// blockRunner
module blockRunner(
    input wire CLK,              
    input wire RST_BTN,          
    output wire VGA_HS_O,        
    output wire VGA_VS_O,        
    output reg [3:0] VGA_R,      
    output reg [3:0] VGA_G,      
    output reg [3:0] VGA_B,      
    output wire a, ba, c, d, e, f, g,
    output wire a1, ba1, c1, d1, e1, f1, g1,
    output wire a2, ba2, c2, d2, e2, f2, g2,
    output wire a3, ba3, c3, d3, e3, f3, g3,
    input SW0,
    input KEY0,
    input KEY1,
    input KEY2,
    input KEY3
    );
Settings: LEC_CHECK=0, CAP_MARGIN=5, CELL_PAD_IN_SITES_DETAIL_PLACEMENT=2, CELL_PAD_IN_SITES_GLOBAL_PLACEMENT=3, CORE_MARGIN=8, CORE_UTILIZATION=68, CTS_CLUSTER_DIAMETER=291, MAX_ROUTING_LAYER=met4, MIN_ROUTING_LAYER=met1, PLACE_DENSITY_LB_ADDON=0.05, SLEW_MARGIN=20, TNS_END_PERCENT=60; clock period 14.9 ns.
run.sh (not shown) runs the stock make flow with config.mk's settings and CLKGATE_MAP_FILE=.
The starting point aborted during global placement without I/O (3_1_place_gp_skip_io).
Rerun with:
- CAP_MARGIN: 5 -> 20
- CELL_PAD_IN_SITES_DETAIL_PLACEMENT: 2 -> not set
- CELL_PAD_IN_SITES_GLOBAL_PLACEMENT: 3 -> not set
- CORE_MARGIN: 8 -> 2
- CTS_CLUSTER_DIAMETER: 291 -> not set
- CTS_CLUSTER_SIZE: not set -> 47
- MAX_ROUTING_LAYER: met4 -> not set
- MIN_ROUTING_LAYER: met1 -> not set
- PLACE_DENSITY_LB_ADDON: 0.05 -> not set
- SETUP_SLACK_MARGIN: not set -> -0.47
- TNS_END_PERCENT: 60 -> not set
- clock period: 14.9 -> 4.65 ns (I/O delays scaled with it)
What happened: The changed run ran to the end with violations: negative setup slack; die area shrinks by about 11%; area after synthesis does not change; synthesized cell count does not change.
Rerun with:
- CORE_UTILIZATION: 68 -> 9
- CTS_CLUSTER_SIZE: 47 -> not set
- SETUP_SLACK_MARGIN: -0.47 -> not set
- clock period: 4.65 -> 10.9 ns (I/O delays scaled with it)
Result: The new run finished with timing, DRC and antenna clean. Cell count goes up by 80%. Critical path depth drops by 7. Die size is higher to 7.4 times its value. Worst hold slack is better by 17 ps.
Rerun with:
- ABC_AREA: not set -> 0
- CORE_UTILIZATION: 9 -> 72
- CTS_CLUSTER_SIZE: not set -> 34
- PLACE_DENSITY_LB_ADDON: not set -> 0.0
- SETUP_SLACK_MARGIN: not set -> 3.15
- clock period: 10.9 -> 11.3 ns (I/O delays scaled with it)
Outcome: Total power decreases by 1.8%. Global-route usage increases by 34 points. Worst setup slack improved by 1100 ps. Via count came out higher by 8.5%.
Rerun with:
- ABC_AREA: 0 -> not set
- CORE_UTILIZATION: 72 -> 40
- CTS_CLUSTER_SIZE: 34 -> not set
- PLACE_DENSITY_LB_ADDON: 0.0 -> not set
- SETUP_SLACK_MARGIN: 3.15 -> not set
- clock period: 11.3 -> 5.84 ns (I/O delays scaled with it)
Area after synthesis stays the same. Combinational power goes up by well over a third. Power grows by well over a third. Worst setup slack is worse by 3300 ps. Design area is higher by a few percent. Via count falls by a few percent. Register-to-register slack got worse by 4900 ps. Count of clock-buffer cells in the layout rose by 2. Critical path depth is lower by 3. Clock power increases by well over a third. Synthesized cell count is unchanged.
Rerun with:
- clock period: 5.84 -> 8.31 ns (I/O delays scaled with it)
=> The changed run passed the timing, design-rule and antenna checks. Clock skew rose by 3.0 ps. Setup slack gets better by 390 ps. Clock-buffer cell count rises by 4. Sequential share of layout area is higher by 1.1 points. Global-route usage fell by 0.85 points. Core utilization drops by 1.5 points. Wire length came out lower by a few percent.

* * *

Starting RTL as in the previous note.
export LEC_CHECK = 0
export ABC_AREA = 1
export CAP_MARGIN = 20
export CELL_PAD_IN_SITES_DETAIL_PLACEMENT = 2
export CELL_PAD_IN_SITES_GLOBAL_PLACEMENT = 1
export CORE_ASPECT_RATIO = 0.52
export CORE_MARGIN = 7
export CORE_UTILIZATION = 65
export CTS_CLUSTER_DIAMETER = 107
export CTS_CLUSTER_SIZE = 37
export MAX_ROUTING_LAYER = met5
export PLACE_DENSITY = 0.61
export SETUP_SLACK_MARGIN = 0.03
export SLEW_MARGIN = 20
export TNS_END_PERCENT = 55
create_clock -name core_clock -period 5.82 [get_ports {CLK}]
The first run failed in 3_1_place_gp_skip_io.
Rerun with:
- ABC_AREA: 1 -> not set
- CAP_MARGIN: 20 -> 15
- CELL_PAD_IN_SITES_GLOBAL_PLACEMENT: 1 -> not set
- CORE_ASPECT_RATIO: 0.52 -> not set
- CORE_MARGIN: 7 -> 6
- CORE_UTILIZATION: 65 -> 68
- CTS_CLUSTER_DIAMETER: 107 -> not set
- CTS_CLUSTER_SIZE: 37 -> not set
- MAX_ROUTING_LAYER: met5 -> met4
- MIN_ROUTING_LAYER: not set -> met2
- PLACE_DENSITY: 0.61 -> not set
- SETUP_SLACK_MARGIN: 0.03 -> not set
- TNS_END_PERCENT: 55 -> not set
- clock period: 5.82 -> 10.0 ns (I/O delays scaled with it)
Effect: The new run ended with an error in 3_5_place_dp; area after synthesis went down by about 2%; die size went down by 8.4%; synthesized cell count shrinks by 16%.
Rerun with:
- CAP_MARGIN: 15 -> 20
- CELL_PAD_IN_SITES_DETAIL_PLACEMENT: 2 -> not set
- CORE_MARGIN: 6 -> 2
- CORE_UTILIZATION: 68 -> 70
- CTS_CLUSTER_SIZE: not set -> 24
- MAX_ROUTING_LAYER: met4 -> not set
- MIN_ROUTING_LAYER: met2 -> not set
- clock period: 10.0 -> 6.38 ns (I/O delays scaled with it)
- The new run finished clean
- die area falls by 10%
- synthesized cell count does not change
- area after synthesis stays the same
Power and IR drop assume default switching activity.
